==> flow/design.v (excerpt) <==
module Convolution2D(clk, rst, en_conv2d, base_result_addr, pix_base_addr, kernel_base_addr,
							in_pix, completed, pix_done, addrA, addrB, out_pix, kernel_weight
							);
Size in the first run: roughly 2000 cells after synthesis, roughly 140 I/O pins, about 0.018 mm^2 of cells after synthesis.
export LEC_CHECK = 0
export CAP_MARGIN = 20
export CORE_MARGIN = 2
export CORE_UTILIZATION = 70
export CTS_CLUSTER_SIZE = 37
export SETUP_SLACK_MARGIN = -0.37
export SLEW_MARGIN = 20
export TNS_END_PERCENT = 5
create_clock -name core_clock -period 4.81 [get_ports {clk}]
run.sh (not shown) runs the stock make flow with config.mk's settings and CLKGATE_MAP_FILE=.
The starting point produced a layout that fails on negative setup slack.
Next try:
CTS_CLUSTER_DIAMETER = 203   (was default)
MAX_ROUTING_LAYER = met4   (was default)
SETUP_SLACK_MARGIN = default   (was -0.37)
TNS_END_PERCENT = default   (was 5)
clock period = 5.99 ns   (was 4.81 ns; I/O delays follow)
What happened: The new run ran to the end with violations: negative setup slack; synthesized cell count does not change; routed wire length grows by 58%; core utilization went up by 4.0 points; flip-flop count is unchanged.

========
Convolution2D again, from the RTL that the note above started with.
==> flow/config.mk <==
export PLATFORM = sky130hd
export DESIGN_NAME = Convolution2D
export DESIGN_NICKNAME = Convolution2D
export VERILOG_FILES = /design/flow/design.v
export SDC_FILE = /design/flow/constraint.sdc
export NUM_CORES = 4
export LEC_CHECK = 0
export CAP_MARGIN = 20
export CELL_PAD_IN_SITES_GLOBAL_PLACEMENT = 0
export CORE_ASPECT_RATIO = 0.5
export CORE_MARGIN = 7
export CORE_UTILIZATION = 72
export CTS_CLUSTER_DIAMETER = 154
export CTS_CLUSTER_SIZE = 100
export HOLD_SLACK_MARGIN = -0.08
export SETUP_SLACK_MARGIN = -0.54
export SLEW_MARGIN = 20
==> flow/constraint.sdc <==
create_clock -name core_clock -period 10.0 [get_ports {clk}]
set_input_delay 2.0000 -clock core_clock [delete_from_list [all_inputs] [get_ports {clk}]]
set_output_delay 2.0000 -clock core_clock [all_outputs]
set_load 0.01 [all_outputs]
The first run completed with no timing, DRC or antenna violations.
Edit:
--- a/flow/config.mk
+++ b/flow/config.mk
@@ -12 +12 @@
-export CORE_UTILIZATION = 72
+export CORE_UTILIZATION = 66
@@ -15 +15 @@
-export HOLD_SLACK_MARGIN = -0.08
+export HOLD_SLACK_MARGIN = 0.26
Outcome: The changed run completed without violations. Utilization is lower by 7.4 points. Sequential share of layout area stays flat. Via count falls by 1.5%. Clock-buffer cell count fell by 3. Maximum frequency rises by 0.92%. Wire length is about the same. Synthesized cell count stays the same. Non-clock buffer count grows by 2. Die area rose by 8.3%.

========
Convolution2D again, from the RTL that the note above started with.
export LEC_CHECK = 0
export CAP_MARGIN = 5
export CELL_PAD_IN_SITES_DETAIL_PLACEMENT = 2
export CELL_PAD_IN_SITES_GLOBAL_PLACEMENT = 1
export CORE_ASPECT_RATIO = 0.98
export CORE_MARGIN = 2
export CORE_UTILIZATION = 37
export CTS_CLUSTER_DIAMETER = 47
export CTS_CLUSTER_SIZE = 41
export GPL_ROUTABILITY_DRIVEN = 0
export GPL_TIMING_DRIVEN = 0
export MIN_ROUTING_LAYER = met1
export SETUP_SLACK_MARGIN = 1.66
export SLEW_MARGIN = 20
create_clock -name core_clock -period 11.1 [get_ports {clk}]
Next try:
==> flow/config.mk (replaced) <==
export PLATFORM = sky130hd
export DESIGN_NAME = Convolution2D
export DESIGN_NICKNAME = Convolution2D
export VERILOG_FILES = /design/flow/design.v
export SDC_FILE = /design/flow/constraint.sdc
export NUM_CORES = 4
export LEC_CHECK = 0
export CAP_MARGIN = 5
export CORE_ASPECT_RATIO = 0.98
export CORE_MARGIN = 2
export CORE_UTILIZATION = 71
export CTS_CLUSTER_DIAMETER = 47
export CTS_CLUSTER_SIZE = 73
export GPL_ROUTABILITY_DRIVEN = 1
export GPL_TIMING_DRIVEN = 1
export MIN_ROUTING_LAYER = met1
export PLACE_DENSITY = 0.66
export SETUP_SLACK_MARGIN = 1.77
export SLEW_MARGIN = 20
==> flow/constraint.sdc (replaced) <==
create_clock -name core_clock -period 6.81 [get_ports {clk}]
set_input_delay 1.3620 -clock core_clock [delete_from_list [all_inputs] [get_ports {clk}]]
set_output_delay 1.3620 -clock core_clock [all_outputs]
set_load 0.01 [all_outputs]
Result: This time the run aborted during global routing; die size went down by 47%; synthesized cell count stays the same; area after synthesis stays the same.
Next try:
==> flow/config.mk (replaced) <==
export PLATFORM = sky130hd
export DESIGN_NAME = Convolution2D
export DESIGN_NICKNAME = Convolution2D
export VERILOG_FILES = /design/flow/design.v
export SDC_FILE = /design/flow/constraint.sdc
export NUM_CORES = 4
export LEC_CHECK = 0
export CAP_MARGIN = 20
export CORE_MARGIN = 2
export CORE_UTILIZATION = 72
export CTS_CLUSTER_SIZE = 48
export SLEW_MARGIN = 20
==> flow/constraint.sdc (replaced) <==
create_clock -name core_clock -period 6.54 [get_ports {clk}]
set_input_delay 1.3080 -clock core_clock [delete_from_list [all_inputs] [get_ports {clk}]]
set_output_delay 1.3080 -clock core_clock [all_outputs]
set_load 0.01 [all_outputs]
Effect:
- The new run reached the layout checks and failed them: setup timing
- synthesized area does not change
- die area decreases by 1.4%
- synthesized cell count stays the same
Next try:
--- a/flow/config.mk
+++ b/flow/config.mk
@@ -6,7 +6,9 @@
 export NUM_CORES = 4
 export LEC_CHECK = 0
+export ABC_AREA = 1
 export CAP_MARGIN = 20
 export CORE_MARGIN = 2
 export CORE_UTILIZATION = 72
-export CTS_CLUSTER_SIZE = 48
+export CTS_CLUSTER_DIAMETER = 376
+export SETUP_SLACK_MARGIN = 0.48
 export SLEW_MARGIN = 20
==> flow/constraint.sdc (replaced) <==
create_clock -name core_clock -period 4.14 [get_ports {clk}]
set_input_delay 0.8280 -clock core_clock [delete_from_list [all_inputs] [get_ports {clk}]]
set_output_delay 0.8280 -clock core_clock [all_outputs]
set_load 0.01 [all_outputs]
=> This time the run aborted during global routing on GRT-0116. Synthesized cell count went up by 27%. Die size went up by 7.8%. Area after synthesis rose by 8.0%.
Next try:
--- a/flow/config.mk
+++ b/flow/config.mk
@@ -6,9 +6,6 @@
 export NUM_CORES = 4
 export LEC_CHECK = 0
-export ABC_AREA = 1
 export CAP_MARGIN = 20
 export CORE_MARGIN = 2
-export CORE_UTILIZATION = 72
-export CTS_CLUSTER_DIAMETER = 376
-export SETUP_SLACK_MARGIN = 0.48
+export CORE_UTILIZATION = 40
 export SLEW_MARGIN = 20
==> flow/constraint.sdc (replaced) <==
create_clock -name core_clock -period 10.0 [get_ports {clk}]
set_input_delay 2.0000 -clock core_clock [delete_from_list [all_inputs] [get_ports {clk}]]
set_output_delay 2.0000 -clock core_clock [all_outputs]
set_load 0.01 [all_outputs]
Now the flow completed without violations.
Synthesized area falls by 7.4%.
Synthesized cell count falls by 22%.
Die area rises by 65%.
Next try:
--- a/flow/config.mk
+++ b/flow/config.mk
@@ -6,6 +6,13 @@
 export NUM_CORES = 4
 export LEC_CHECK = 0
+export ABC_AREA = 1
 export CAP_MARGIN = 20
 export CORE_MARGIN = 2
 export CORE_UTILIZATION = 40
-export SLEW_MARGIN = 20
+export CTS_CLUSTER_DIAMETER = 297
+export GPL_TIMING_DRIVEN = 0
+export HOLD_SLACK_MARGIN = -0.07
+export MAX_ROUTING_LAYER = met4
+export MIN_ROUTING_LAYER = met2
+export PLACE_DENSITY_LB_ADDON = 0.26
+export SLEW_MARGIN = 5
Maximum frequency came out lower by 0.55%. Via count increases by 66%. Global-route usage rose by 18 points. Synthesized cell count goes up by 27%. Critical path depth grows by 2. Area after synthesis climbs by 8.0%. Design area went up by 7.0%. First-iteration DRC count climbs to 6.8 times its value.

========
== wip/tundra ==
Convolution2D again, from the RTL that the note above started with.
==> flow/config.mk <==
export PLATFORM = sky130hd
export DESIGN_NAME = Convolution2D
export DESIGN_NICKNAME = Convolution2D
export VERILOG_FILES = /design/flow/design.v
export SDC_FILE = /design/flow/constraint.sdc
export NUM_CORES = 4
export LEC_CHECK = 0
export CAP_MARGIN = 20
export CORE_MARGIN = 2
export CORE_UTILIZATION = 70
export CTS_CLUSTER_SIZE = 37
export SETUP_SLACK_MARGIN = 1.42
export SLEW_MARGIN = 0
==> flow/constraint.sdc <==
create_clock -name core_clock -period 4.77 [get_ports {clk}]
set_input_delay 0.9540 -clock core_clock [delete_from_list [all_inputs] [get_ports {clk}]]
set_output_delay 0.9540 -clock core_clock [all_outputs]
set_load 0.01 [all_outputs]
wip/tundra never completed; the flow aborted with a tool error in 5_1_grt.
The inputs of wip/willow differ from those of wip/tundra as listed below.
- CORE_UTILIZATION changed from 70 to 68
- SLEW_MARGIN changed from 0 to 20
- SETUP_SLACK_MARGIN removed (was 1.42)
- the clock period (ns, I/O delays scaled along) changed from 4.77 to 5.88
Results
wip/willow against wip/tundra: global placement routability congestion picked up an extra 1.7%; pre-CTS worst setup slack picked up an extra 0.84 ns; area enclosed by the die boundary picked up an extra 2.9%; half-perimeter wire length after detailed placement lost 0.62%; area of the core picked up an extra 3.2%. Any difference in number of cells produced by synthesis between wip/tundra and wip/willow is small enough to ignore. To summarise wip/willow: no stage aborted, but the layout did not pass its checks, failing on setup timing.
## Diff of input files: wip/onyx against wip/willow
- CTS_CLUSTER_SIZE now 42, was 37
- CORE_UTILIZATION now 70, was 68
- the clock period (ns, I/O delays scaled along) now 5.75, was 5.88
[summary]
- wip/onyx never completed; the flow aborted with a tool error in 5_1_grt.
- Nothing crashed in wip/willow and all stages finished; the problem is that the final layout failed, the offending checks being setup timing.
- [wip/onyx vs wip/willow] count of buffers added by post-CTS timing repair for setup: higher in wip/onyx
- Measured against each other, wip/onyx and wip/willow differ in placed cell count, the lower figure coming from wip/onyx.
- [compare] base=wip/willow new=wip/onyx: row count fell 1.7%, synthesized cell count did not really move, XOR/XNOR share of the synthesized area held, full die area now sits lower.
- wip/onyx ends up with lower worst slack at placement than wip/willow does.
Input-level comparison between wip/xenon and wip/onyx:
- clearing CTS_CLUSTER_SIZE, which used to be 42
- swapping 70 for 58 in CORE_UTILIZATION
- swapping 5.75 for 6.9 in the clock period (ns, I/O delays scaled along)
Results
wip/xenon finished end to end and its layout was clean on timing, DRC and antenna.
wip/xenon vs. wip/onyx: number of sinks handled by clock tree synthesis saw little to no change, standard cell core area higher.
Against wip/onyx, wip/xenon comes in 20% higher on die area.
wip/xenon — number of core rows 10% higher, wip/onyx as reference
Die boundary height of wip/xenon exceeds that of wip/onyx by a little under 10%.
